Setup of P:
Design mips_core, start of the top module:
module mips_core (
	input         clk,
	input         rst,           
	output [31:0] imem_addr,     
	input  [31:0] imem_rdata,    
	output [31:0] dmem_addr,     
	output [31:0] dmem_wdata,    
	output        dmem_we,       
	input  [31:0] dmem_rdata,    
	output        halt           
);
	wire pipeReset = rst;
	wire pipeWrite = 1'b1;
	wire syscall_D, syscall_E, syscall_M, syscall_W;
	wire [31:0] pcValue, pcNext;
	wire [31:0] pcPlus4_F, pcPlus4_D, pcPlus4_E;
	wire [31:0] pcOffsetNextInst_E;
	wire pcSrc;
	wire [31:0] instruction, instruction_D;
	wire [5:0] instrOpCode, instrFunct;
	wire [15:0] instrImm;
	wire [4:0] instrRs, instrRs_E;
	wire [4:0] instrRt, instrRt_E;
	wire [4:0] instrRd, instrRd_E;
	wire [4:0] instrShamt;
	wire [31:0] imm32_D, imm32_E;
	wire [31:0] regData1, regData1_E;
	wire [31:0] regData2, regData2_E, regData2_M;
	wire [31:0] writeData;
	wire [4:0] readReg1, readReg2;
	wire [4:0] writeReg_E, writeReg_M, writeReg;
	wire regWrite_D, regWrite_E, regWrite_M, regWrite;
	wire [31:0] aluOprd1, aluOprd2_FWD, aluOprd2;
	wire [4:0] aluShamt;
	wire [3:0] aluOp_D, aluOp;
	wire [31:0] aluResult, aluResult_M, aluResult_W;
	wire aluZero;
	wire [31:0] memDataOut, memDataOut_W;
	wire memWrite_D, memRead_D, loadFullWord_D, loadSigned_D;
	wire memWrite_E, memRead_E, loadFullWord_E, loadSigned_E;
	wire memWrite_M, memRead_M, loadFullWord_M, loadSigned_M;
	wire branch_D, aluSrc_D, regDst_D;
	wire branch_E, aluSrc_E, regDst_E;
	wire memToReg_D, memToReg_E, memToReg_M, memToReg_W;
	wire shift_D, shift_E;
	wire [1:0] fwdA, fwdB;
	assign pcPlus4_F = pcValue + 4;
  ...
Size: ~7600 cells after synthesis, ~160 I/O pins.
export LEC_CHECK = 0
export ABC_AREA = 1
export CAP_MARGIN = 20
export CORE_MARGIN = 2
export CORE_UTILIZATION = 62
export CTS_CLUSTER_SIZE = 100
export SLEW_MARGIN = 20
create_clock -name core_clock -period 5.06 [get_ports {clk}]
run.sh (not shown) runs the stock make flow with config.mk's settings and CLKGATE_MAP_FILE=.
[flow] P | stages: complete | final checks: fail | reason: negative setup slack
### P -> Q
Settings: removing CTS_CLUSTER_SIZE (formerly 100); changing CORE_UTILIZATION from 62 to 64; removing ABC_AREA (formerly 1); changing the clock period (ns, I/O delays scaled along) from 5.06 to 9.11.
==> results <==
No stage failed in Q, and the final checks on the layout all came back clean. Compared with P, in Q aggregate global-route resource usage rose by 0.35 points, met3 layer wire length in the routed design fell by 14%, number of cells on the worst reg-to-reg path fell by about 40%. Q — vertical extent of the die 3.0% lower, P as reference. Q ends up with a area growth from synthesis to final layout that is 4.8 points lower than in P. Against P, Q comes in 38 ps higher on transition at the pin with the smallest max-transition slack. Clock latency of the later-clocked register in the worst-skew pair essentially unchanged between P and Q.
[inputs] R vs Q
Settings: CORE_UTILIZATION changed from 64 to 58; the clock period (ns, I/O delays scaled along) changed from 9.11 to 5.06.
--- outcome ---
- Nothing crashed in R and all stages finished; the problem is that the final layout failed, the offending checks being negative setup slack.
- Changes observed in R relative to Q: wire length decreased by 2.0% relative to the old numbers; total power increased by 16000 µW relative to the old numbers; final-layout worst hold slack increased by 15 ps relative to the old numbers; share of final layout cell area taken by non-clock buffers increased by 7.5 points relative to the old numbers.
- [diff] final worst-path setup slack, R relative to Q: regression
- From Q to R the numbers moved as follows: fmax shows an increase of about 28%; final cell utilization of the core shows a reduction of 0.32 points; global-route wire length before repair down 1.4%; final cell area excluding filler cells climbed 9.7%.
## Diff of input files: S against R
Settings: a change of SLEW_MARGIN from 20 to 35; a change of CORE_UTILIZATION from 58 to 66; a change of the clock period (ns, I/O delays scaled along) from 5.06 to 6.51.
==> results <==
- Complete run, failing final checks: S, reason negative setup slack.
- Sort S and R by utilization asc -> top: R
- Looking at post-layout worst setup margin across S and R, the one that comes out higher is S.
- The first-pass detailed-route iteration total in S was higher than what R gave.
- The number of antenna violations at the first check in global routing number comes out lower for R vs S.
- Relative contribution of sequential cells to total power: S vs R — no meaningful difference
- In S, the global-route usage came out 14 points above the value in R.
- Diff R -> S: via count climbed 7001, critical path depth climbed about 40%, register clock-pin slew on the reported worst setup and hold paths barely changed.
- For R, the worst setup path endpoint was PC.wordOut[7]$_DFF_PP0_, unlike S, where it was EXE_MEM.aluResultReg.wordOut[16]$_DFF_PP0_.
Modified inputs, T compared to S
Settings: changing CORE_UTILIZATION from 66 to 40; changing SLEW_MARGIN from 35 to 20; changing the clock period (ns, I/O delays scaled along) from 6.51 to 10.0.
- Every stage of the flow completed for T, and the final layout passed the timing, DRC and antenna checks.
- T against S; total number of vias is down by more than 10%.
- Of the two candidates, S has the worse post-route cell area and T the better one.
- Going from S to T, maximum vdd ir drop decreased 53%; worst slack on hold paths fell by 11 ps.

========
Starting RTL as in the previous note.
Settings: LEC_CHECK=0, ABC_AREA=1, CAP_MARGIN=20, CELL_PAD_IN_SITES_GLOBAL_PLACEMENT=2, CORE_ASPECT_RATIO=1.25, CORE_MARGIN=6, CORE_UTILIZATION=40, GPL_TIMING_DRIVEN=0, MAX_ROUTING_LAYER=met4, SLEW_MARGIN=20; clock period 10.0 ns.
The first run went through all stages and came out clean.
Edit:
- ABC_AREA: 1 -> default
- CELL_PAD_IN_SITES_GLOBAL_PLACEMENT: 2 -> default
- CORE_ASPECT_RATIO: 1.25 -> default
- CORE_MARGIN: 6 -> 2
- CORE_UTILIZATION: 40 -> 29
- GPL_TIMING_DRIVEN: 0 -> default
- MAX_ROUTING_LAYER: met4 -> default
- clock period: 10.0 -> 13.4 ns (I/O delays scaled with it)
Sequential power fell by about 20%.
Utilization is lower by 14 points.
Total power is lower by 28%.
Final cell count is lower by 26%.
Fmax decreases by 15%.
Area after synthesis went down by 3.0%.
Critical path depth falls by 9.

========
Setup of build 38:
mips_core again, from the RTL that the note above started with.
Design mips_core, start of the top module:
module mips_core (
	input         clk,
	input         rst,           
	output [31:0] imem_addr,     
	input  [31:0] imem_rdata,    
	output [31:0] dmem_addr,     
	output [31:0] dmem_wdata,    
	output        dmem_we,       
	input  [31:0] dmem_rdata,    
	output        halt           
);
make LEC_CHECK=0 ABC_AREA=0 CAP_MARGIN=10 CELL_PAD_IN_SITES_DETAIL_PLACEMENT=2 CELL_PAD_IN_SITES_GLOBAL_PLACEMENT=2 CORE_ASPECT_RATIO=1.64 CORE_MARGIN=10 CORE_UTILIZATION=72 CTS_CLUSTER_DIAMETER=311 CTS_CLUSTER_SIZE=34 GPL_ROUTABILITY_DRIVEN=0 GPL_TIMING_DRIVEN=0 HOLD_SLACK_MARGIN=0.21 PLACE_DENSITY_LB_ADDON=0.15 SLEW_MARGIN=35 finish   # period 15.8 ns
Build 38 terminated abnormally: global placement without I/O reported FLW-0024.
Relative to build 38, the following input files were edited for build 22:
- CORE_UTILIZATION now 40, was 72
- SLEW_MARGIN now 20, was 35
- CAP_MARGIN now 20, was 10
- CTS_CLUSTER_DIAMETER no longer set, was 311
- HOLD_SLACK_MARGIN no longer set, was 0.21
- CELL_PAD_IN_SITES_DETAIL_PLACEMENT no longer set, was 2
- GPL_ROUTABILITY_DRIVEN no longer set, was 0
- CELL_PAD_IN_SITES_GLOBAL_PLACEMENT no longer set, was 2
- CORE_ASPECT_RATIO no longer set, was 1.64
- CTS_CLUSTER_SIZE no longer set, was 34
- GPL_TIMING_DRIVEN no longer set, was 0
- CORE_MARGIN now 2, was 10
- PLACE_DENSITY_LB_ADDON no longer set, was 0.15
- ABC_AREA no longer set, was 0
- the clock period (ns, I/O delays scaled along) now 9.11, was 15.8
Notes after the runs:
The remaining runs in build 38 and build 22 completed every stage, whereas build 38 halted early.
Tool error FLW-0024 stopped build 38 during global placement without I/O; no final results.
Diff build 22..build 38 | synthesized area | unchanged
Re number of flops mapped to enable cells by yosys: no difference whatsoever between build 22 and build 38.
Per the comparison of build 22 with build 38, area of the core went up, die area went up.
The height of the die of build 22 exceeds that of build 38 by 3.0 um.
Input-level comparison between build 8 and build 22:
- CORE_UTILIZATION changed from 40 to 62
- CTS_CLUSTER_DIAMETER newly set to 396
- the clock period (ns, I/O delays scaled along) changed from 9.11 to 5.06
==> results <==
- To summarise build 8: no stage aborted, but the layout did not pass its checks, failing on negative setup slack.
- met1 track utilization from global routing in build 8 is 29 points above build 22.
- Wire length: lower on build 22
- Summary of build 8 over build 22: clock network latency to the later pin of the worst-skew pair went up; share of final layout cell area taken by clock buffers and inverters saw a decrease.
- Synthesized chip area reported by yosys: build 22 vs build 8 — no meaningful difference
- Total length of routed met3 wires, build 22 and build 8: higher on build 8
- On die outline width: between build 22 and build 8, it ends up higher for build 22.
- Going from build 22 to build 8, final instance area higher; via count higher; row count lower.
What build 69 does differently from build 8 at the input level:
- swapping 62 for 70 in CORE_UTILIZATION
- clearing CTS_CLUSTER_DIAMETER, which used to be 396
- putting CTS_CLUSTER_SIZE at 18 where nothing was set
- swapping 5.06 for 5.82 in the clock period (ns, I/O delays scaled along)
## What came out
The remaining runs in build 8 and build 69 completed every stage, whereas build 69 halted early.
Build 69 did not finish; a tool error ended it in global routing.
The final report for build 8 shows a completed flow and a layout that fails verification, specifically negative setup slack.
Taking build 8 as the reference point, the buffer count from post-CTS setup fixing of build 69 rises by about 9%.
From build 8 to build 69, synthesized cell count did not move at all.
Against build 8, build 69 reports a row count that is lower.
Build 69 vs. build 8: share of the core filled by cells before placement climbed 7.9 points; half-perimeter wire length after detailed placement now sits higher.
When build 69 is measured against build 8, its x dimension of the die turns out 5.8% lower.
Relative to build 8, the placer's final routability congestion estimate measured on build 69 has increased by a few percent.
The die used by build 69 is smaller than the one used by build 8.

========
== north ==
mips_core again, from the RTL that the note above started with.
Settings: LEC_CHECK=0, ABC_AREA=1, CAP_MARGIN=10, CELL_PAD_IN_SITES_DETAIL_PLACEMENT=2, CELL_PAD_IN_SITES_GLOBAL_PLACEMENT=2, CORE_ASPECT_RATIO=1.64, CORE_MARGIN=10, CORE_UTILIZATION=72, CTS_CLUSTER_DIAMETER=311, CTS_CLUSTER_SIZE=34, GPL_ROUTABILITY_DRIVEN=0, GPL_TIMING_DRIVEN=1, HOLD_SLACK_MARGIN=-0.01, PLACE_DENSITY_LB_ADDON=0.15, SLEW_MARGIN=35; clock period 15.8 ns.
north did not finish: a tool error stopped it during global placement without I/O (3_1_place_gp_skip_io).
[inputs] south vs north
# north
export LEC_CHECK = 0
export ABC_AREA = 1
export CAP_MARGIN = 10
export CELL_PAD_IN_SITES_DETAIL_PLACEMENT = 2
export CELL_PAD_IN_SITES_GLOBAL_PLACEMENT = 2
export CORE_ASPECT_RATIO = 1.64
export CORE_MARGIN = 10
export CORE_UTILIZATION = 72
export CTS_CLUSTER_DIAMETER = 311
export CTS_CLUSTER_SIZE = 34
export GPL_ROUTABILITY_DRIVEN = 0
export GPL_TIMING_DRIVEN = 1
export HOLD_SLACK_MARGIN = -0.01
export PLACE_DENSITY_LB_ADDON = 0.15
export SLEW_MARGIN = 35
create_clock -name core_clock -period 15.8 [get_ports {clk}]
# south
export LEC_CHECK = 0
export CAP_MARGIN = 20
export CORE_MARGIN = 2
export CORE_UTILIZATION = 65
export SLEW_MARGIN = 20
create_clock -name core_clock -period 10.5 [get_ports {clk}]
Findings:
- Status(north) = ERROR, stage = global placement without I/O (3_1_place_gp_skip_io)
- south went all the way through the flow, and no timing, DRC or antenna check failed.
- Against north, post-synthesis cell count in south fell by more than a quarter.
- The adder and majority gate portion of the synthesized area of south and that of north are within noise of each other.
- Comparing south and north, the lower area fraction in mux cells was measured on north.
- Diff north -> south: area after synthesis shrank by about 3%; floorplan die height shrank by 93 um; floorplan core density shrank by 7.1 points; synthesized chip area reported by yosys shrank by 3.0%; die width grew by 24%.
No activity file was given, so power comes from the tool's default toggle rates.
